==> run B <==
Design ARM, start of the top module:
module ARM(input clk,rst,
           output [31:0] imem_addr,
           input [31:0] imem_rdata,
           output [31:0] dmem_addr,dmem_wdata,
           output dmem_we,
           input [31:0] dmem_rdata);
  wire [3:0] Dest_wb,SR,new_status,src1,src2;
  wire [3:0] ID_Stage_EXE_CMD,ID_Stage_Dest;
  wire [3:0] EXE_Stage_EXE_CMD,EXE_Stage_Dest;
  wire [3:0] MEM_Stage_EXE_CMD,MEM_Stage_Dest;
  wire [11:0] Shift_operand_IN,Shift_operand;
  wire [23:0] Signed_imm_24_IN,Signed_imm_24;
  wire [31:0] ID_Stage_pc,EXE_Stage_pc;
  wire [31:0] IF_Stage_instruction,ID_Stage_instruction_In;
  wire [31:0] Val_Rn_IN,Val_Rm_IN,Val_Rn,Val_Rm,MEM_Stage_Val_Rm;
  wire [31:0] EXE_Stage_ALU_result,MEM_Stage_ALU_result,WB_Stage_ALU_result;
  wire [31:0] BranchAddr;
  wire [31:0] Result_WB;
  wire [31:0] MEM_result,WB_Stage_MEM_result;
  wire [31:0] IF_Stage_pc;
  wire [3:0] SR_cond;
  wire Hazard_Detected,Branch_taken,writeBackEn;
  wire ID_Stage_WB_EN,ID_Stage_MEM_R_EN,ID_Stage_MEM_W_EN,ID_Stage_B,ID_Stage_S;
  wire imm_IN,imm,Two_Src,Rn_is_valid;
  wire EXE_Stage_WB_EN,EXE_Stage_MEM_R_EN,EXE_Stage_MEM_W_EN,EXE_Stage_S;
  wire MEM_Stage_WB_EN,MEM_Stage_MEM_R_EN,MEM_Stage_MEM_W_EN;
  wire WB_Stage_MEM_R_EN;
  assign SR_cond=EXE_Stage_S ? new_status : SR;
  IF_Stage if_stage(.clk(clk),
        .rst(rst),
        .freeze(Hazard_Detected),
        .Branch_taken(Branch_taken),
        .BranchAddr(BranchAddr),
  ...
make LEC_CHECK=0 ABC_AREA=1 CAP_MARGIN=5 CORE_MARGIN=9 CORE_UTILIZATION=69 CTS_CLUSTER_SIZE=16 MAX_ROUTING_LAYER=met5 MIN_ROUTING_LAYER=met2 PLACE_DENSITY=0.61 SLEW_MARGIN=20 finish   # period 7.71 ns
run.sh (not shown) runs the stock make flow with config.mk's settings and CLKGATE_MAP_FILE=.
==> inputs of run P, as changes to run B <==
ABC_AREA = not set   (was 1)
CAP_MARGIN = 15   (was 5)
CORE_MARGIN = 5   (was 9)
CORE_UTILIZATION = 52   (was 69)
CTS_CLUSTER_SIZE = 13   (was 16)
GPL_ROUTABILITY_DRIVEN = 1   (was not set)
MAX_ROUTING_LAYER = not set   (was met5)
MIN_ROUTING_LAYER = not set   (was met2)
PLACE_DENSITY = not set   (was 0.61)
PLACE_DENSITY_LB_ADDON = 0.08   (was not set)
SETUP_SLACK_MARGIN = 2.11   (was not set)
SLEW_MARGIN = 10   (was 20)
TNS_END_PERCENT = 5   (was not set)
==> flow/constraint.sdc (replaced) <==
create_clock -name core_clock -period 7.69 [get_ports {clk}]
set_input_delay 1.5380 -clock core_clock [delete_from_list [all_inputs] [get_ports {clk}]]
set_output_delay 1.5380 -clock core_clock [all_outputs]
set_load 0.01 [all_outputs]
==> GITHUB_STEP_SUMMARY <==
### Yosys + OpenROAD results

| Metric | Value |
|---|---|
| Status | `stopped before the end` |
| Failing step | `global routing (5_1_grt)` |
| Error | `[ERROR GRT-0116] Global routing finished with congestion. Check the congestion regions in the DRC Viewer.` |
| Placed Cells | `8667` |
| Synth unique cells | `71` |
| Num CTS Buffers | `91` |
| Floorplan utilization | `69.57%` |
| GR Util met3 | `96.67%` |
Source of the figures above: run B

==> GITHUB_STEP_SUMMARY <==
## PnR job results

| Metric | Value |
|---|---|
| DRC Markers | `0` |
| Floorplan utilization | `52.24%` |
| Synth unique cells | `121` |
| Num CTS Buffers | `89` |
| Layout Check Fails | `setup timing` |
| Status | `finished with violations` |
| Final Setup Violations | `9` |
| Setup ws final | `-0.3437 ns` |
Source of the figures above: run P


========
==> trial 91 <==
Starting RTL as in the previous note.
Design ARM, start of the top module:
module ARM(input clk,rst,
           output [31:0] imem_addr,
           input [31:0] imem_rdata,
           output [31:0] dmem_addr,dmem_wdata,
           output dmem_we,
           input [31:0] dmem_rdata);
Settings: LEC_CHECK=0, CAP_MARGIN=20, CORE_MARGIN=2, CORE_UTILIZATION=51, CTS_CLUSTER_SIZE=25, PLACE_DENSITY=0.6, SLEW_MARGIN=20; clock period 7.1 ns.
==> inputs of build 45, as changes to trial 91 <==
Settings changed: CAP_MARGIN 20 to 15, CORE_MARGIN 2 to 5, CORE_UTILIZATION 51 to 59, CTS_CLUSTER_DIAMETER set to 315, CTS_CLUSTER_SIZE 25 to 13, GPL_ROUTABILITY_DRIVEN set to 1, PLACE_DENSITY 0.6 to unset, SLEW_MARGIN 20 to 10, TNS_END_PERCENT set to 20.
==> flow/constraint.sdc (replaced) <==
create_clock -name core_clock -period 5.95 [get_ports {clk}]
set_input_delay 1.1900 -clock core_clock [delete_from_list [all_inputs] [get_ports {clk}]]
set_output_delay 1.1900 -clock core_clock [all_outputs]
set_load 0.01 [all_outputs]
==> GITHUB_STEP_SUMMARY <==
### Yosys + OpenROAD results

| Metric | Value |
|---|---|
| Hpwl dp | `186 mm` |
| Internal Pwr Total | `22.6 mW` |
| # fillers | `8505` |
| Initial antenna violation count | `21` |
| Core area | `105000 um^2` |
| Routability congestion estimate | `1.08` |
| Outcome | `finished with violations` |
| Worst EP required | `7.65 ns` |
| Final WL | `267 mm` |
| Via Count | `59100` |
| Final-report setup violation count | `11` |
| Setup WS post-layout | `-0.927 ns` |
| SO Faults | `setup timing` |
The numbers above come from trial 91.

==> GITHUB_STEP_SUMMARY <==
### Yosys + OpenROAD results

| Metric | Value |
|---|---|
| Setup WS post-layout | `-2.10 ns` |
| Outcome | `finished with violations` |
| H-tree level count | `3` |
| Initial antenna violation count | `15` |
| SO Faults | `setup timing` |
| # fillers | `6219` |
| Internal Pwr Total | `25.4 mW` |
| Final WL | `265 mm` |
| Routability congestion estimate | `1.10` |
| NonClk Buf Share | `15.9%` |
| Worst EP required | `6.49 ns` |
| Core area | `90400 um^2` |
| Final-report setup violation count | `35` |
| Hpwl dp | `183 mm` |
The numbers above come from build 45.

No activity file was given, so power comes from the tool's default toggle rates.
